==> flow/design.v <==
`timescale 1ns/1ns
module adder_1(input[11:0] a ,output[11:0] out);
	wire[11:0] b = 12'b000000000001;
	assign out = a + b;
endmodule
module adder(input[11:0] a , b , output[11:0] out);
	assign out = a + b ;
endmodule
`timescale 1ns/1ns
module alu(input[2:0] fun , input[7:0] a,b ,input cin , output logic[7:0] out , output logic zero,cout);
	always @(fun,a,b,cin)begin
    cout = 1'b0;
    case(fun)
      3'b000 : {cout,out} = a + b ;
      3'b001 : {cout,out} = a + b + cin;
      3'b010 : {cout,out} = a - b;
		  3'b011 : {cout,out} = a - b + cin;
		  3'b100 : out = a & b;
		  3'b101 : out = a | b;
		  3'b110 : out = a ^ b;
		  3'b111 : out = ~(a & b);
    endcase
	end
  assign zero = (out == 8'b0) ? 1 : 0;
endmodule
module controller(input[5:0] code,input ze,c,rst,output reg pop,push,memorywrite,memoryread,writeReg,selRR2,selALU2,selpc,ldz,ldc,selz,selc,output reg [1:0] selWD,selRet,output reg [2:0]ALUfn);
  always @(ze,c,code,rst)begin
    pop <= 1'b0;
    push <= 1'b0;
    memorywrite <= 1'b0;
    memoryread <= 1'b0;
    writeReg<= 1'b0;
    selRR2<= 1'b0;
    selALU2<= 1'b0;
    selRet<= 2'b00;
    selpc<= 1'b0;
    ldz<= 1'b0;
    ldc<= 1'b0;
    selz <= 1'b0;
    selc <= 1'b0;
    selWD<= 2'b00;
    ALUfn <= 3'b000;
    if (~rst)begin
    if (code[5:4] == 2'b00) begin
      ALUfn <= code[3:1];
      ldz <= 1'b1;
      ldc <= 1'b1;
      selALU2 <= 1'b1;
      writeReg <= 1'b1;
    end
    if (code [5:4] == 2'b01) begin
      ALUfn <= code[3:1];
      ldz <= 1'b1;
      ldc <= 1'b1;
      writeReg <= 1'b1;
    end
    if (code[5:3] == 3'b110) begin
      selz <= 1'b1;
      selc <= 1'b1;
      ldz <= 1'b1;
      ldc <= 1'b1;
      selWD <= 2'b10;
      writeReg <= 1'b1;
    end
    if (code[5:3] == 3'b100) begin
      selRR2 <= 1'b1;
      ALUfn <= 3'b000;
      if (code [2:1] == 2'b00) begin
        memoryread <= 1'b1;
        selWD<= 2'b01;
        writeReg <= 1'b1;
      end
      if (code [2:1] == 2'b01)begin
        memorywrite<= 1'b1;
      end
    end
    if (code[5:3] == 3'b101) begin
      case(code[2:1])
        2'b00 : selpc <= ze?1:0;
        2'b01 : selpc <= ze?0:1;
        2'b10 : selpc <= c?1:0;
        2'b11 : selpc <= c?0:1;
      endcase
    end
    if (code[5:2] == 4'b1110)begin
      selRet <= 2'b10;
      selpc <= 1'b1;
      if (code[1] == 1'b1)
        push <= 1'b1;
    end
    if (code[5:0] == 6'b111100) begin
      pop <= 1'b1;
      selRet <=2'b01;
    end
    end
  end
endmodule
`timescale 1ns / 1ns
module signExtender(extend, extended );
	input[7:0] extend;
	output[11:0] extended;
	assign extended[7:0] = extend[7:0];
	assign extended[11:8] = {4{extend[7]}};
endmodule
module ff(input in,ld,clk,rst,output logic out);
  always@(posedge clk,posedge rst) begin
    if(rst)
      out <= 1'b0;
    else if(ld)
      out <= in;
  end
endmodule
`timescale 1ns/1ns
module mux2_12(input[11:0] a , b ,input sel , output[11:0] out);
	assign out = (sel) ? b : a ;
endmodule
module mux2_8(input[7:0] a , b , input sel , output[7:0] out);
	assign out = (sel) ? b : a ;
endmodule
module mux2_3(input[2:0] a , b , input sel , output[2:0] out);
	assign out = (sel) ? b : a ;
endmodule
module mux2_1(input a , b , input sel , output out);
	assign out = (sel) ? b : a ;
endmodule
module mux3(input[7:0] a , b , c,input[1:0] sel,output[7:0] out);
  assign out = (sel == 2'b00)?a:(sel == 2'b01)? b:c;
endmodule
module mux3_12(input[11:0] a , b , c,input[1:0] sel,output[11:0] out);
  assign out = (sel == 2'b00)?a:(sel == 2'b01)? b:c;
endmodule
module pc(input[11:0] in,input clk,rst,output logic[11:0] pc);
  always@(posedge clk,posedge rst)begin
    if (rst)
      pc <= 12'b0;
    else
      pc <= in;
  end
endmodule
module registerFile(input[2:0] RR1,RR2,WR,input[7:0] WD,input W,clk,rst,output logic [7:0] RD1,RD2);
  logic[7:0][7:0] registers;
  assign RD1 = registers[RR1];
  assign RD2 = registers[RR2];
  always @(posedge clk,posedge rst)begin
    if (rst)
      registers <= '0;
    else if (W)
      registers[WR] <= WD;
  end
endmodule
`timescale 1ns/1ns
module shiftReg(input[7:0] Data,input[2:0]sc,input[1:0]fn,output logic[7:0] out,output logic c,z);
  logic [15:0] rotl, rotr;
  assign rotl = {Data, Data} << sc;
  assign rotr = {Data, Data} >> sc;
  always@(*)begin
    c = 1'b0;
    case (fn)
      2'b00 : begin
        out = Data << sc;
        if (sc != 3'd0) c = Data[3'd0 - sc];
      end
      2'b01 : begin
        out = Data >> sc;
        if (sc != 3'd0) c = Data[sc - 3'd1];
      end
      2'b10 : out = rotl[15:8];
      default : out = rotr[7:0];
    endcase
  end
  assign z = out?0:1;
endmodule
module stack(input[11:0] in,input push,pop,clk,rst,output logic[11:0] out);
  logic[7:0][11:0] memory;
  assign out = memory[0];
  always@(posedge clk,posedge rst)begin
    if (rst)
      memory <= '0;
    else begin
      if(pop)begin
        for (int i=1; i<8; i++)begin
          memory[i-1] <= memory[i];
        end
        memory[7] <= 12'b0;
      end
      else if (push)begin
        for (int i=0; i<7; i++)begin
          memory[7-i] <= memory[6-i];
        end
        memory[0] <= in;
      end
    end
  end
endmodule
module datapath(input pop,push,memorywrite,memoryread,writeReg,selRR2,selALU2,selpc,ldz,ldc,selz,selc,input [1:0] selWD,selRet,input  [2:0]ALUfn,input clk,rst, output ze,c,output [5:0] code,
                output [11:0] imem_addr, input [18:0] imem_data, output [7:0] dmem_addr, dmem_wdata, input [7:0] dmem_rdata);
  wire [11:0] pc_1 , ret;
  stack Stack(pc_1,push,pop,clk,rst,ret);
  wire[11:0] f_pc,next_pc;
  wire [18:0] ins;
  mux3_12 pc_ret(f_pc , ret , ins[11:0] , selRet ,next_pc);
  wire[11:0] pc;
  pc PC(next_pc ,clk,rst,pc);
  assign imem_addr = pc;
  assign ins = imem_data;
  wire [11:0]extended;
  signExtender Ex(ins[7:0], extended );
  adder_1 In(pc ,pc_1);
  wire[11:0] apc;
  adder Add(pc_1 , extended , apc);
  mux2_12 pc1_apc(pc_1 , apc , selpc , f_pc);
  wire [2:0] RR2;
  mux2_3 sel_RR2(ins[7:5] , ins[13:11] , selRR2, RR2);
  wire [7:0] Out,RD,ALUOut,WD;
  mux3 sel_WD( ALUOut,RD,Out, selWD,WD);
  wire[7:0] RD1,RD2;
  registerFile RF(ins[10:8],RR2,ins[13:11],WD,writeReg,clk,rst,RD1,RD2);
  wire[7:0] ALU2;
  mux2_8 sel_ALU2(ins[7:0] , RD2, selALU2,ALU2);
  wire zero,carry;
  alu Alu(ALUfn ,RD1,ALU2 ,c ,ALUOut ,zero,carry);
  wire shc,shz;
  shiftReg Shr(RD1,ins[7:5],ins[15:14],Out,shc,shz);
  wire ff1;
  mux2_1 sel_z(zero,shz,selz , ff1);
  ff ff_z(ff1,ldz,clk,rst,ze);
  wire ff2;
  mux2_1 sel_c(carry,shc,selc , ff2);
  ff ff_c(ff2,ldc,clk,rst,c);
  assign dmem_addr = ALUOut;
  assign dmem_wdata = RD2;
  assign RD = dmem_rdata;
  assign code = ins[18:13];
endmodule
`timescale 1ns/1ns
module CPU(input clk,rst,
           output [11:0] imem_addr, input [18:0] imem_data,
           output [7:0] dmem_addr, dmem_wdata, output dmem_we, dmem_re, input [7:0] dmem_rdata);
  wire pop,push,memorywrite,memoryread,writeReg,selRR2,selALU2,selpc,ldz,ldc,selz,selc;
  wire[1:0] selWD,selRet;
  wire[2:0] ALUfn;
  wire ze,c;
  wire[5:0] code;
  datapath dp(pop,push,memorywrite,memoryread,writeReg,selRR2,selALU2,selpc,ldz,ldc,selz,selc,selWD,selRet,ALUfn,clk,rst, ze,c,code,
              imem_addr, imem_data, dmem_addr, dmem_wdata, dmem_rdata);
  controller cl( code, ze,c,rst, pop,push,memorywrite,memoryread,writeReg,selRR2,selALU2,selpc,ldz,ldc,selz,selc,selWD,selRet,ALUfn);
  assign dmem_we = memorywrite;
  assign dmem_re = memoryread;
endmodule
clock: 3.67 ns
lec_check: 0
cap_margin: 20
core_margin: 2
core_utilization: 57
cts_cluster_size: 99
slew_margin: 20
run.sh (not shown) runs the stock make flow with config.mk's settings and CLKGATE_MAP_FILE=.
The first run finished but fails on setup timing.
Next try:
CORE_UTILIZATION = 61   (was 57)
CTS_CLUSTER_SIZE = default   (was 99)
SETUP_SLACK_MARGIN = 1.61   (was default)
clock period = 5.6 ns   (was 3.67 ns; I/O delays follow)
=>
- The new run completed and failed the layout checks on setup timing
- power shrinks by 33%
- die area shrinks by 6.4%
- clock-buffer cell count grows by 1
- cell area shrinks by 1.4%
- sequential share of layout area grows by 0.36 points
- clock skew grows by 5.5 ps
- non-clock buffer count shrinks by 72
- first-iteration DRC count grows by 12%
- routed wire length is about the same
- worst setup slack is better by 1100 ps

* * *

RTL: the design.v shown in full above, as it stands there.
clock: 7.5 ns
lec_check: 0
cap_margin: 20
core_aspect_ratio: 0.94
core_margin: 6
core_utilization: 62
cts_cluster_diameter: 298
cts_cluster_size: 98
place_density: 0.82
slew_margin: 5
tns_end_percent: 5
The starting point went through all stages and came out clean.
Next try:
Settings changed: CORE_ASPECT_RATIO 0.94 to unset, CORE_MARGIN 6 to 2, CORE_UTILIZATION 62 to 59, CTS_CLUSTER_DIAMETER 298 to unset, CTS_CLUSTER_SIZE 98 to unset, PLACE_DENSITY 0.82 to unset, SETUP_SLACK_MARGIN set to 1.46, SLEW_MARGIN 5 to 20, TNS_END_PERCENT 5 to unset.
Clock period 7.5 ns to 5.42 ns, I/O delays scaled along.
After rerunning: Now the flow finished but fails on negative setup slack. Die size came out lower by a few percent. Via count came out higher by a little under a tenth. Hold slack barely changes.
Next try:
Settings changed: CORE_UTILIZATION 59 to 40, SETUP_SLACK_MARGIN 1.46 to 0.98.
Clock period 5.42 ns to 3.56 ns, I/O delays scaled along.
What happened: The changed run completed, yet does not pass: negative setup slack. Count of clock-buffer cells in the layout rises by 1. Worst hold slack is about the same. Total power goes up by well over a third. Combinational power came out higher by well over a third. Design area came out higher by a few percent. Clock skew came out lower by 0.0047 ns. Die size increases by well over a third. Synthesized cell count does not change.
Next try:
Settings changed: SETUP_SLACK_MARGIN 0.98 to 0.68.
Clock period 3.56 ns to 7.36 ns, I/O delays scaled along.
- With this change the flow produced a clean layout
- via count went down by about 7%
- first-iteration DRC count went up by about 5.4%
- core utilization went down by 7.4 points
- count of clock-buffer cells in the layout went down by 1
- register-to-register slack improves by 3.7 ns
- clock skew went up by 0.015 ns
- global-route usage went down by 2.3 points
Next try:
Settings changed: GPL_ROUTABILITY_DRIVEN set to 0, MAX_ROUTING_LAYER set to met4, SETUP_SLACK_MARGIN 0.68 to unset.
Clock period 7.36 ns to 5.93 ns, I/O delays scaled along.
=>
- This time the run completed, yet does not pass: negative setup slack
- setup slack loses 0.83 ns
- final cell count climbs by 1.7%
- utilization went up by 0.99 points
- count of clock-buffer cells in the layout stays the same
- final area climbs by 1.9%
- die size is unchanged
- sequential power increases by 24%
- power increases by 25%

* * *

// CPU: RTL as listed in full above, without the edits since
==> flow/config.mk <==
export PLATFORM = sky130hd
export DESIGN_NAME = CPU
export DESIGN_NICKNAME = CPU
export VERILOG_FILES = /design/flow/design.v
export SDC_FILE = /design/flow/constraint.sdc
export NUM_CORES = 4
export LEC_CHECK = 0
export ABC_AREA = 1
export CAP_MARGIN = 35
export CELL_PAD_IN_SITES_DETAIL_PLACEMENT = 0
export CORE_ASPECT_RATIO = 1.82
export CORE_MARGIN = 8
export CORE_UTILIZATION = 63
export CTS_CLUSTER_DIAMETER = 177
export CTS_CLUSTER_SIZE = 98
export GPL_ROUTABILITY_DRIVEN = 0
export MIN_ROUTING_LAYER = met1
export PLACE_DENSITY = 0.39
export SETUP_SLACK_MARGIN = -0.56
export SLEW_MARGIN = 30
export TNS_END_PERCENT = 15
==> flow/constraint.sdc <==
create_clock -name core_clock -period 5.66 [get_ports {clk}]
set_input_delay 1.1320 -clock core_clock [delete_from_list [all_inputs] [get_ports {clk}]]
set_output_delay 1.1320 -clock core_clock [all_outputs]
set_load 0.01 [all_outputs]
The first run completed, yet does not pass: negative setup slack.
==> next run, changes <==
Settings changed: ABC_AREA 1 to unset, CAP_MARGIN 35 to 10, CORE_MARGIN 8 to 2, CORE_UTILIZATION 63 to 31, CTS_CLUSTER_SIZE 98 to unset, GPL_ROUTABILITY_DRIVEN 0 to unset, MIN_ROUTING_LAYER met1 to met2, PLACE_DENSITY 0.39 to unset, SETUP_SLACK_MARGIN -0.56 to 1.24, SLEW_MARGIN 30 to 20, TNS_END_PERCENT 15 to unset.
Outcome:
- Now the flow finished with design-rule violations, negative setup slack left
- setup slack loses 0.20 ns
- wire length rose by about a fifth
- design area rose by about a fifth
- sequential power rose by a few percent
- core utilization fell by 34 points
- power rose by well over a third
- critical path depth rose by 4
- die size rose by well over a third
- clock power rose by roughly a tenth
- area after synthesis rose slightly

* * *

// CPU: RTL as listed in full above, without the edits since
clock: 4.09 ns
lec_check: 0
abc_area: 1
cap_margin: 20
core_margin: 2
core_utilization: 64
cts_cluster_diameter: 399
cts_cluster_size: 100
slew_margin: 20
tns_end_percent: 10
The starting point completed and failed the layout checks on setup timing.
Then changed:
- CAP_MARGIN: 20 -> 10
- CORE_UTILIZATION: 64 -> 72
- SETUP_SLACK_MARGIN: not set -> -0.39
=> The new run failed in global routing (5_1_grt); area after synthesis does not change; die size came out lower by 11%; synthesized cell count stays the same.
Then changed:
- ABC_AREA: 1 -> not set
- CAP_MARGIN: 10 -> 20
- CORE_UTILIZATION: 72 -> 40
- CTS_CLUSTER_DIAMETER: 399 -> not set
- CTS_CLUSTER_SIZE: 100 -> not set
- SETUP_SLACK_MARGIN: -0.39 -> not set
- TNS_END_PERCENT: 10 -> not set
- clock period: 4.09 -> 7.5 ns (I/O delays scaled with it)
Now the flow finished clean.
Synthesized cell count went down by 21%.
Area after synthesis went up by about 1.6%.
Die area went up by about 80%.
Then changed:
- CORE_UTILIZATION: 40 -> 57
- SETUP_SLACK_MARGIN: not set -> 0.98
- clock period: 7.5 -> 3.56 ns (I/O delays scaled with it)
Now the flow completed, yet does not pass: setup timing.
Synthesized area does not change.
Via count grows by 20%.
Clock skew grows by 0.0055 ns.
Synthesized cell count stays the same.
Sequential share of layout area shrinks by 4.6 points.
Core utilization grows by 36 points.
Non-clock buffer count grows by 233.
Critical path depth shrinks by 4.
Total power grows to 2.7 times its value.
Hold slack is about the same.
First-iteration DRC count grows by about 60%.

* * *

== oak ==
RTL: the design.v shown in full above, as it stands there.
clock: 5.83 ns
lec_check: 0
abc_area: 1
cap_margin: 10
cell_pad_in_sites_detail_placement: 0
core_aspect_ratio: 1.07
core_margin: 2
core_utilization: 72
cts_cluster_diameter: 177
cts_cluster_size: 41
hold_slack_margin: 0.16
min_routing_layer: met1
place_density_lb_addon: 0.01
setup_slack_margin: -0.23
slew_margin: 20
The flow for oak finished, though final verification flagged negative setup slack.
For pine, these inputs were changed with respect to oak:
- CTS_CLUSTER_SIZE changed from 41 to 46
- CORE_ASPECT_RATIO changed from 1.07 to 1.82
- HOLD_SLACK_MARGIN changed from 0.16 to -0.09
- CTS_CLUSTER_DIAMETER changed from 177 to 231
- ABC_AREA removed (was 1)
- PLACE_DENSITY_LB_ADDON removed (was 0.01)
- PLACE_DENSITY newly set to 0.61
- SETUP_SLACK_MARGIN removed (was -0.23)
- the clock period (ns, I/O delays scaled along) changed from 5.83 to 5.15
## What came out
pine did not run to completion, as it errored out during 5_1_grt.
Synthesized cell count on pine is down relative to oak.
Comparing oak against pine, there is no change at all in hold buffer count at CTS.
Area of the mapped netlist in pine vs oak: up 200 sq um
pine — post-synthesis cell type count about 80% higher, oak as reference
Number of gates resized after CTS (pine vs. oak) increases by more than 100%
Floorplan check, pine vs oak: die outline larger in pine
Going from oak to pine, floorplan die width fell by 22%, floorplan row count climbed 32%.
## Diff of input files: birch against pine
- PLACE_DENSITY: 0.61 -> unset
- CORE_ASPECT_RATIO: 1.82 -> unset
- CTS_CLUSTER_SIZE: 46 -> unset
- MIN_ROUTING_LAYER: met1 -> unset
- CORE_UTILIZATION: 72 -> 57
- CTS_CLUSTER_DIAMETER: 231 -> unset
- CAP_MARGIN: 10 -> 20
- HOLD_SLACK_MARGIN: -0.09 -> unset
- CELL_PAD_IN_SITES_DETAIL_PLACEMENT: 0 -> unset
- the clock period (ns, I/O delays scaled along): 5.15 -> 3.56
Findings:
birch: complete, dirty (negative setup slack)
Taking pine as the reference, in birch count of standard-cell rows lower; minimum setup slack after placement dropped 1.10 ns; number of post-CTS setup repair buffers moved down.
--- input diff birch..maple ---
- changing CORE_UTILIZATION from 57 to 64
- changing the clock period (ns, I/O delays scaled along) from 3.56 to 9.81
==> comparison <==
- maple was carried through to the last stage, and its layout satisfied the timing, design-rule and antenna checks.
- The combinational gate area number comes out lower for maple vs birch.
- Between birch and maple, the flow reports wire length decreasing by more than 10%.
- For the non-clock buffer count, maple came in about 80% lower than birch did.
- Going from birch to maple, number of gates on the worst path with buffers counted increased 1, worst setup slack went up.
- Of the two values seen for start point of the critical path, rst was produced by birch and imem_data[17] by maple.
No activity file was given, so power comes from the tool's default toggle rates.
